==> flow/design.v (excerpt) <==
module usb_top_level(
    input logic clk,
    input logic n_rst,
    input logic hsel,
    input logic [3:0] haddr,
    input logic [1:0] htrans,
    input logic  [1:0] hsize,
    input logic hwrite,
    input logic [31:0] hwdata,
    output logic [31:0] hrdata,
    output logic hresp,
    output logic hready,
    output logic d_mode,
    input logic d_plus_in,
    input logic d_minus_in,
    output logic d_plus_out,
    output logic d_minus_out,
    output logic [6:0] buffer_occupancy,
    output logic get_rx_data,
    output logic [3:0] tx_packet,
    output logic tx_transfer_active
);
Size: about 5500 cells after synthesis, about 810 flip-flops.
clock: 3.98 ns
lec_check: 0
abc_area: 1
cap_margin: 40
core_aspect_ratio: 1.22
core_margin: 2
core_utilization: 72
cts_cluster_diameter: 248
cts_cluster_size: 73
gpl_routability_driven: 1
gpl_timing_driven: 1
place_density: 0.88
setup_slack_margin: 1.11
slew_margin: 10
run.sh (not shown) runs the stock make flow with config.mk's settings and CLKGATE_MAP_FILE=.
The baseline ended with an error in global routing.
Then changed:
- ABC_AREA: 1 -> 0
- CORE_UTILIZATION: 72 -> 34
- CTS_CLUSTER_DIAMETER: 248 -> not set
- CTS_CLUSTER_SIZE: 73 -> 72
- GPL_TIMING_DRIVEN: 1 -> 0
- SETUP_SLACK_MARGIN: 1.11 -> 0.2
- SLEW_MARGIN: 10 -> 30
- clock period: 3.98 -> 8.44 ns (I/O delays scaled with it)
Result: The changed run passed the timing, design-rule and antenna checks. Synthesized area fell by 4.1%. Die area climbs by 100%. Synthesized cell count went down by 16%.
Then changed:
- CAP_MARGIN: 40 -> 10
- CELL_PAD_IN_SITES_DETAIL_PLACEMENT: not set -> 0
- CELL_PAD_IN_SITES_GLOBAL_PLACEMENT: not set -> 3
- CORE_ASPECT_RATIO: 1.22 -> 0.66
- CTS_CLUSTER_SIZE: 72 -> 86
- GPL_ROUTABILITY_DRIVEN: 1 -> 0
- HOLD_SLACK_MARGIN: not set -> -0.09
- MAX_ROUTING_LAYER: not set -> met5
- MIN_ROUTING_LAYER: not set -> met2
- PLACE_DENSITY: 0.88 -> 0.51
- SLEW_MARGIN: 30 -> 25
- TNS_END_PERCENT: not set -> 30
=>
- With this change the flow never finished: it broke off in global routing, error GRT-0116
- synthesized cell count stays the same
- die size is about the same
- synthesized area does not change
Then changed:
- ABC_AREA: 0 -> not set
- CAP_MARGIN: 10 -> 20
- CELL_PAD_IN_SITES_DETAIL_PLACEMENT: 0 -> not set
- CELL_PAD_IN_SITES_GLOBAL_PLACEMENT: 3 -> not set
- CORE_ASPECT_RATIO: 0.66 -> not set
- CORE_UTILIZATION: 34 -> 44
- CTS_CLUSTER_SIZE: 86 -> not set
- GPL_ROUTABILITY_DRIVEN: 0 -> not set
- GPL_TIMING_DRIVEN: 0 -> not set
- HOLD_SLACK_MARGIN: -0.09 -> not set
- MAX_ROUTING_LAYER: met5 -> not set
- MIN_ROUTING_LAYER: met2 -> not set
- PLACE_DENSITY: 0.51 -> not set
- SETUP_SLACK_MARGIN: 0.2 -> not set
- SLEW_MARGIN: 25 -> 20
- TNS_END_PERCENT: 30 -> not set
- clock period: 8.44 -> 11.3 ns (I/O delays scaled with it)
With this change the flow completed without violations.
Synthesized area stays the same.
Synthesized cell count is unchanged.
Die size shrinks by about 23%.
Then changed:
- ABC_AREA: not set -> 1
- CORE_UTILIZATION: 44 -> 63
- clock period: 11.3 -> 4.4 ns (I/O delays scaled with it)
Routed wire length decreases by a few percent.
Cell area grows by a few percent.
Non-clock buffer count rose by 46.
Worst setup slack degrades by 4.1 ns.
Final cell count is higher by roughly a tenth.

Starting RTL as in the previous note.
==> flow/design.v (excerpt) <==
module usb_top_level(
    input logic clk,
    input logic n_rst,
    input logic hsel,
    input logic [3:0] haddr,
    input logic [1:0] htrans,
    input logic  [1:0] hsize,
    input logic hwrite,
    input logic [31:0] hwdata,
    output logic [31:0] hrdata,
    output logic hresp,
    output logic hready,
    output logic d_mode,
    input logic d_plus_in,
    input logic d_minus_in,
    output logic d_plus_out,
    output logic d_minus_out,
    output logic [6:0] buffer_occupancy,
    output logic get_rx_data,
    output logic [3:0] tx_packet,
    output logic tx_transfer_active
);
logic [3:0] rx_packet;
logic rx_data_ready;
logic rx_transfer_active;
logic rx_error;
logic store_rx_packet_data;
logic [7:0] rx_packet_data;
logic flush;
logic [7:0] rx_data;
logic store_tx_data;
logic [7:0] tx_data;
logic clear;
logic tx_error;
logic get_tx_packet_data;
logic [7:0] tx_packet_data;
ahb_slave AHB_SLAVE(
    .clk(clk),
    .n_rst(n_rst),
    .hsel(hsel),
    .hwrite(hwrite),
    .hsize(hsize),
    .haddr(haddr),
    .htrans(htrans),
    .hwdata(hwdata),
    .hrdata(hrdata),
    .hresp(hresp),
    .hready(hready),
    .dmode(d_mode),
    .rx_packet(rx_packet),
    .rx_data_ready(rx_data_ready),
    .rx_transfer_active(rx_transfer_active),
    .rx_error(rx_error),
    .buffer_occupancy(buffer_occupancy),
    .rx_data(rx_data),
    .get_rx_data(get_rx_data),
    .store_tx_data(store_tx_data),
    .tx_data(tx_data),
    .clear(clear),
    .tx_packet(tx_packet),
    .tx_transfer_active(tx_transfer_active),
    .tx_error(tx_error)
);
buffer BUFFER(
    .clk(clk),
  ...
make LEC_CHECK=0 ABC_AREA=1 CAP_MARGIN=20 CELL_PAD_IN_SITES_DETAIL_PLACEMENT=1 CELL_PAD_IN_SITES_GLOBAL_PLACEMENT=0 CORE_MARGIN=2 CORE_UTILIZATION=39 CTS_CLUSTER_DIAMETER=385 GPL_ROUTABILITY_DRIVEN=0 GPL_TIMING_DRIVEN=0 MAX_ROUTING_LAYER=met4 MIN_ROUTING_LAYER=met2 PLACE_DENSITY=0.93 SLEW_MARGIN=20 TNS_END_PERCENT=35 finish   # period 5.41 ns
The baseline aborted during global routing (5_1_grt) with GRT-0116.
==> next run, changes <==
==> flow/config.mk (replaced) <==
export PLATFORM = sky130hd
export DESIGN_NAME = usb_top_level
export DESIGN_NICKNAME = usb_top_level
export VERILOG_FILES = /design/flow/design.v
export SDC_FILE = /design/flow/constraint.sdc
export NUM_CORES = 4
export LEC_CHECK = 0
export CAP_MARGIN = 20
export CELL_PAD_IN_SITES_GLOBAL_PLACEMENT = 2
export CORE_MARGIN = 2
export CORE_UTILIZATION = 45
export CTS_CLUSTER_DIAMETER = 170
export GPL_ROUTABILITY_DRIVEN = 0
export MAX_ROUTING_LAYER = met4
export SETUP_SLACK_MARGIN = 0.55
export SLEW_MARGIN = 20
export TNS_END_PERCENT = 35
Result: The changed run finished clean. Die area goes down by 17%. Synthesized area goes down by 4.1%. Synthesized cell count goes down by 16%.
==> next run, changes <==
--- a/flow/config.mk
+++ b/flow/config.mk
@@ -10,8 +10,5 @@
 export CORE_MARGIN = 2
 export CORE_UTILIZATION = 45
-export CTS_CLUSTER_DIAMETER = 170
-export GPL_ROUTABILITY_DRIVEN = 0
 export MAX_ROUTING_LAYER = met4
-export SETUP_SLACK_MARGIN = 0.55
 export SLEW_MARGIN = 20
 export TNS_END_PERCENT = 35
Result: Sequential share of layout area stays flat; clock-buffer cell count decreases by 10; setup slack got worse by 0.17 ns; final area hardly moves; cell count stays flat.
==> next run, changes <==
--- a/flow/config.mk
+++ b/flow/config.mk
@@ -7,8 +7,5 @@
 export LEC_CHECK = 0
 export CAP_MARGIN = 20
-export CELL_PAD_IN_SITES_GLOBAL_PLACEMENT = 2
 export CORE_MARGIN = 2
 export CORE_UTILIZATION = 45
-export MAX_ROUTING_LAYER = met4
 export SLEW_MARGIN = 20
-export TNS_END_PERCENT = 35
==> flow/constraint.sdc (replaced) <==
create_clock -name core_clock -period 6.66 [get_ports {clk}]
set_input_delay 1.3320 -clock core_clock [delete_from_list [all_inputs] [get_ports {clk}]]
set_output_delay 1.3320 -clock core_clock [all_outputs]
set_load 0.01 [all_outputs]
Effect:
- The changed run finished clean
- design area falls by 2.0%
- combinational power falls by 23%
- count of clock-buffer cells in the layout does not change
- sequential cell count is unchanged
- power falls by 21%
- clock power falls by 21%

run 1:
usb_top_level again, from the RTL that the note above started with.
clock: 8.44 ns
lec_check: 0
abc_area: 0
cap_margin: 30
cell_pad_in_sites_detail_placement: 0
cell_pad_in_sites_global_placement: 3
core_aspect_ratio: 0.66
core_margin: 2
core_utilization: 34
cts_cluster_size: 59
gpl_routability_driven: 1
gpl_timing_driven: 0
max_routing_layer: met5
min_routing_layer: met2
place_density: 0.51
setup_slack_margin: -0.49
slew_margin: 25
tns_end_percent: 30
What ended run 1 was a tool error in global routing (5_1_grt); the run never finished.
Modified inputs, run 2 compared to run 1
==> flow/config.mk <==
export PLATFORM = sky130hd
export DESIGN_NAME = usb_top_level
export DESIGN_NICKNAME = usb_top_level
export VERILOG_FILES = /design/flow/design.v
export SDC_FILE = /design/flow/constraint.sdc
export NUM_CORES = 4
export LEC_CHECK = 0
export CAP_MARGIN = 20
export CORE_MARGIN = 2
export CORE_UTILIZATION = 44
export SLEW_MARGIN = 20
==> flow/constraint.sdc <==
create_clock -name core_clock -period 12.0 [get_ports {clk}]
set_input_delay 2.4000 -clock core_clock [delete_from_list [all_inputs] [get_ports {clk}]]
set_output_delay 2.4000 -clock core_clock [all_outputs]
set_load 0.01 [all_outputs]
[summary]
NOTE standard cell core area run 1->run 2 decreased by more than 10%
[compare] base=run 1 new=run 2: die area fell by about 23%, floorplan core density now sits higher.
Run 2 vs. run 1: row count went up 7.8%, post-placement setup slack went up 2.68 ns.
Summary of run 2 over run 1: horizontal extent of the die fell 28%, cell count after synthesis closely matched the old numbers, final HPWL from detailed placement has decreased.
Run 2 completed; timing, DRC and antenna clean
Relative to run 2, the following input files were edited for run 3:
diff --git a/flow/config.mk b/flow/config.mk
--- a/flow/config.mk
+++ b/flow/config.mk
@@ -8,4 +8,4 @@
 export CAP_MARGIN = 20
 export CORE_MARGIN = 2
-export CORE_UTILIZATION = 44
+export CORE_UTILIZATION = 61
 export SLEW_MARGIN = 20
==> flow/constraint.sdc <==
create_clock -name core_clock -period 5.41 [get_ports {clk}]
set_input_delay 1.0820 -clock core_clock [delete_from_list [all_inputs] [get_ports {clk}]]
set_output_delay 1.0820 -clock core_clock [all_outputs]
set_load 0.01 [all_outputs]
Going from run 2 to run 3, the global-route wire length before repair was found to have gone down by about 0.55%. Looking at smallest hold slack, run 3 sits 0.035 ns above run 2. Density: run 3 denser than run 2.
No activity file was given, so power comes from the tool's default toggle rates.
